Design array_mult_top, start of the top module:
module array_mult_top (
    input             clk,
    input      [15:0] a,
    input      [15:0] b,
    output reg [31:0] p
);
    reg  [15:0] a_q, b_q;
    wire [31:0] prod;
    array_multiplier u_mult (
        .in_A(a_q),
        .in_B(b_q),
        .prod_out(prod)
    );
    always @(posedge clk) begin
        a_q <= a;
        b_q <= b;
        p   <= prod;
    end
endmodule
Size: ~64 flip-flops, ~65 I/O pins.
make LEC_CHECK=0 ABC_AREA=0 CAP_MARGIN=20 CORE_MARGIN=2 CORE_UTILIZATION=68 CTS_CLUSTER_DIAMETER=383 CTS_CLUSTER_SIZE=50 PLACE_DENSITY_LB_ADDON=0.07 SETUP_SLACK_MARGIN=3.25 SLEW_MARGIN=20 finish   # period 11.0 ns
run.sh (not shown) runs the stock make flow with config.mk's settings and CLKGATE_MAP_FILE=.
The baseline finished but failed the layout checks on setup timing.
Then changed:
--- a/flow/config.mk
+++ b/flow/config.mk
@@ -8 +7,0 @@
-export ABC_AREA = 0
@@ -12,4 +11,2 @@
-export CTS_CLUSTER_DIAMETER = 383
-export CTS_CLUSTER_SIZE = 50
-export PLACE_DENSITY_LB_ADDON = 0.07
-export SETUP_SLACK_MARGIN = 3.25
+export PLACE_DENSITY = 0.6
+export SETUP_SLACK_MARGIN = 2.75
@@ -16,0 +14 @@
+export TNS_END_PERCENT = 5
==> flow/constraint.sdc (replaced) <==
create_clock -name core_clock -period 20.0 [get_ports {clk}]
set_input_delay 4.0000 -clock core_clock [delete_from_list [all_inputs] [get_ports {clk}]]
set_output_delay 4.0000 -clock core_clock [all_outputs]
set_load 0.01 [all_outputs]
=> The changed run completed without violations. Setup slack gains 8.9 ns. Design area is lower by 3.5%. Worst hold slack improved by 0.084 ns. Die size does not change. Final cell count drops by 2.4%. Utilization fell by 2.9 points. Global-route usage decreases by 3.2 points. Non-clock buffer count goes down by 23.


job 6971:
array_mult_top again, from the RTL that the note above started with.
==> flow/config.mk <==
export PLATFORM = sky130hd
export DESIGN_NAME = array_mult_top
export DESIGN_NICKNAME = array_mult_top
export VERILOG_FILES = /design/flow/design.v
export SDC_FILE = /design/flow/constraint.sdc
export NUM_CORES = 4
export LEC_CHECK = 0
export ABC_AREA = 1
export CAP_MARGIN = 20
export CORE_MARGIN = 2
export CORE_UTILIZATION = 72
export CTS_CLUSTER_DIAMETER = 203
export CTS_CLUSTER_SIZE = 76
export PLACE_DENSITY_LB_ADDON = 0.01
export SETUP_SLACK_MARGIN = 4.62
export SLEW_MARGIN = 20
export TNS_END_PERCENT = 40
==> flow/constraint.sdc <==
create_clock -name core_clock -period 16.1 [get_ports {clk}]
set_input_delay 3.2200 -clock core_clock [delete_from_list [all_inputs] [get_ports {clk}]]
set_output_delay 3.2200 -clock core_clock [all_outputs]
set_load 0.01 [all_outputs]
In job 6971 the implementation completed, yet the final layout does not meet the checks, the culprit being negative setup slack.
The following lists how job 8517 was set up differently from job 6971:
--- a/flow/config.mk
+++ b/flow/config.mk
@@ -8 +7,0 @@
-export ABC_AREA = 1
@@ -11,3 +10 @@
-export CORE_UTILIZATION = 72
-export CTS_CLUSTER_DIAMETER = 203
-export CTS_CLUSTER_SIZE = 76
+export CORE_UTILIZATION = 71
@@ -15 +11,0 @@
-export SETUP_SLACK_MARGIN = 4.62
@@ -17 +12,0 @@
-export TNS_END_PERCENT = 40
[summary]
What the final checks of job 8517 revealed, after a flow that finished every stage, was a layout that fails on negative setup slack.
Measured against each other, job 6971 and job 8517 differ in number of global-route vias before repair, the lower figure coming from job 8517.
[job 8517 vs job 6971] area of the multi-input gates: higher in job 8517
Higher worst hold path depth among job 6971 and job 8517: job 6971
Simple-gate share of the synthesized area ended up 8.0 points higher on job 8517 than on job 6971.
Compared with job 6971, in job 8517 post-synthesis chip area from yosys has decreased, chip footprint moved down.
[inputs] job 6499 vs job 8517
--- a/flow/config.mk
+++ b/flow/config.mk
@@ -10,2 +10,2 @@
-export CORE_UTILIZATION = 71
-export PLACE_DENSITY_LB_ADDON = 0.01
+export CORE_UTILIZATION = 40
+export PLACE_DENSITY = 0.6
==> flow/constraint.sdc <==
create_clock -name core_clock -period 19.6 [get_ports {clk}]
set_input_delay 3.9200 -clock core_clock [delete_from_list [all_inputs] [get_ports {clk}]]
set_output_delay 3.9200 -clock core_clock [all_outputs]
set_load 0.01 [all_outputs]
Findings:
Row met1 layer usage reported by global route: job 6499 lower / job 8517 higher
On number of vias per cell after detailed routing: job 6499 sits below job 8517.
Across job 8517 and job 6499, a clean result was obtained everywhere but in job 8517.
[flow] job 8517 | stages: complete | final checks: fail | reason: negative setup slack
Compared with job 8517, in job 6499 number of nets in the layout shrank by 12.


Starting RTL as in the previous note.
Settings: LEC_CHECK=0, ABC_AREA=1, CAP_MARGIN=20, CORE_MARGIN=2, CORE_UTILIZATION=72, CTS_CLUSTER_DIAMETER=227, PLACE_DENSITY_LB_ADDON=0.01, SETUP_SLACK_MARGIN=-0.57, SLEW_MARGIN=20, TNS_END_PERCENT=40; clock period 16.1 ns.
The first run ran to the end with violations: negative setup slack.
Rerun with:
Settings changed: ABC_AREA 1 to default, CTS_CLUSTER_DIAMETER 227 to 397, CTS_CLUSTER_SIZE from default to 32, PLACE_DENSITY from default to 0.35, PLACE_DENSITY_LB_ADDON 0.01 to default, SETUP_SLACK_MARGIN -0.57 to -1.61, TNS_END_PERCENT 40 to default.
Effect: The new run produced a layout that fails on negative setup slack; cell area decreases by a few percent; area after synthesis decreases by a little under a tenth; flip-flop count is unchanged; wire length decreases by a little under a tenth; setup slack is worse by 0.26 ns; final cell count decreases by about a fifth.
Rerun with:
Settings changed: ABC_AREA from default to 0, CTS_CLUSTER_DIAMETER 397 to default, CTS_CLUSTER_SIZE 32 to default, PLACE_DENSITY 0.35 to 0.38, SETUP_SLACK_MARGIN -1.61 to default, TNS_END_PERCENT from default to 20.
Clock period 16.1 ns to 10.9 ns, I/O delays scaled along.
What happened:
- The new run reached the layout checks and failed them: negative setup slack
- synthesized cell count stays the same
- area after synthesis does not change
- design area grows by 1.5%
Rerun with:
Settings changed: ABC_AREA 0 to 1, CORE_ASPECT_RATIO from default to 0.92, CTS_CLUSTER_DIAMETER from default to 255, CTS_CLUSTER_SIZE from default to 98, PLACE_DENSITY 0.38 to 0.42.
Outcome:
- The new run completed, yet does not pass: negative setup slack
- worst setup slack gets better by 0.40 ns
- design area rose by 2.4%
- clock-buffer cell count stays the same
Rerun with:
Settings changed: CORE_ASPECT_RATIO 0.92 to default, CTS_CLUSTER_DIAMETER 255 to default, CTS_CLUSTER_SIZE 98 to default, PLACE_DENSITY 0.42 to default, PLACE_DENSITY_LB_ADDON from default to 0.06, SETUP_SLACK_MARGIN from default to 4.87, TNS_END_PERCENT 20 to 5.
Clock period 10.9 ns to 16.8 ns, I/O delays scaled along.
Effect:
- The changed run completed, yet does not pass: negative setup slack
- sequential share of layout area went up by 0.23 points
- count of clock-buffer cells in the layout went down by 1
- clock skew barely changes
- worst hold slack improved by 0.021 ns
- via count went up slightly
- cell area went down slightly


## alpha
array_mult_top again, from the RTL that the note above started with.
export LEC_CHECK = 0
export CAP_MARGIN = 5
export CORE_MARGIN = 2
export CORE_UTILIZATION = 70
export CTS_CLUSTER_DIAMETER = 380
export CTS_CLUSTER_SIZE = 15
export HOLD_SLACK_MARGIN = 0.29
export SETUP_SLACK_MARGIN = -0.56
export SLEW_MARGIN = 20
create_clock -name core_clock -period 9.2 [get_ports {clk}]
The flow completed for alpha, but it is not clean: the layout still shows negative setup slack.
For beta, these inputs were changed with respect to alpha:
# alpha
export LEC_CHECK = 0
export CAP_MARGIN = 5
export CORE_MARGIN = 2
export CORE_UTILIZATION = 70
export CTS_CLUSTER_DIAMETER = 380
export CTS_CLUSTER_SIZE = 15
export HOLD_SLACK_MARGIN = 0.29
export SETUP_SLACK_MARGIN = -0.56
export SLEW_MARGIN = 20
create_clock -name core_clock -period 9.2 [get_ports {clk}]
# beta
export LEC_CHECK = 0
export CAP_MARGIN = 20
export CORE_MARGIN = 2
export CORE_UTILIZATION = 66
export SETUP_SLACK_MARGIN = 1.6
export SLEW_MARGIN = 20
create_clock -name core_clock -period 9.2 [get_ports {clk}]
Via count of the first global-routing pass ended up 187 lower on beta than on alpha.
The runs compared here, alpha and beta, all ended either early or with open violations.
alpha: flow complete, layout not clean; failing: negative setup slack
All-layer global routing usage ends up higher on alpha.
Comparing alpha and beta, global-route wire length before repair is lower on beta.


Starting RTL as in the previous note.
clock: 19.8 ns
lec_check: 0
cap_margin: 0
core_margin: 2
core_utilization: 72
cts_cluster_size: 99
place_density_lb_addon: 0.03
setup_slack_margin: 2.75
slew_margin: 20
tns_end_percent: 5
The baseline ran to the end with no violations.
Change:
Settings changed: CAP_MARGIN 0 to 20, CORE_UTILIZATION 72 to 18, CTS_CLUSTER_SIZE 99 to unset, PLACE_DENSITY set to 0.6, PLACE_DENSITY_LB_ADDON 0.03 to unset, SETUP_SLACK_MARGIN 2.75 to unset, TNS_END_PERCENT 5 to unset.
Clock period 19.8 ns to 24.6 ns, I/O delays scaled along.
After rerunning: Sequential cell count does not change; wire length went up by a few percent; worst setup slack improved by 4000 ps; register-to-register slack gets better by 4000 ps; worst hold slack improves by 98 ps; final area went up slightly.


array_mult_top again, from the RTL that the note above started with.
==> flow/config.mk <==
export PLATFORM = sky130hd
export DESIGN_NAME = array_mult_top
export DESIGN_NICKNAME = array_mult_top
export VERILOG_FILES = /design/flow/design.v
export SDC_FILE = /design/flow/constraint.sdc
export NUM_CORES = 4
export LEC_CHECK = 0
export ABC_AREA = 1
export CAP_MARGIN = 20
export CORE_MARGIN = 2
export CORE_UTILIZATION = 72
export CTS_CLUSTER_DIAMETER = 255
export CTS_CLUSTER_SIZE = 98
export PLACE_DENSITY = 0.42
export SLEW_MARGIN = 20
export TNS_END_PERCENT = 20
==> flow/constraint.sdc <==
create_clock -name core_clock -period 10.9 [get_ports {clk}]
set_input_delay 2.1800 -clock core_clock [delete_from_list [all_inputs] [get_ports {clk}]]
set_output_delay 2.1800 -clock core_clock [all_outputs]
set_load 0.01 [all_outputs]
The first run reached the layout checks and failed them: negative setup slack.
Next try:
Settings changed: ABC_AREA 1 to not set, CORE_UTILIZATION 72 to 40, CTS_CLUSTER_DIAMETER 255 to not set, CTS_CLUSTER_SIZE 98 to not set, PLACE_DENSITY 0.42 to 0.6, TNS_END_PERCENT 20 to not set.
Clock period 10.9 ns to 20.4 ns, I/O delays scaled along.
With this change the flow completed with no timing, DRC or antenna violations. Sequential share of layout area came out higher by 1.2 points. Die size came out higher by 64%. Area after synthesis came out lower by 7.5%. Flip-flop count does not change. First-iteration DRC count came out lower by 78%. Wire length came out lower by 30%. Global-route usage came out lower by 16 points. Count of clock-buffer cells in the layout came out higher by 2.
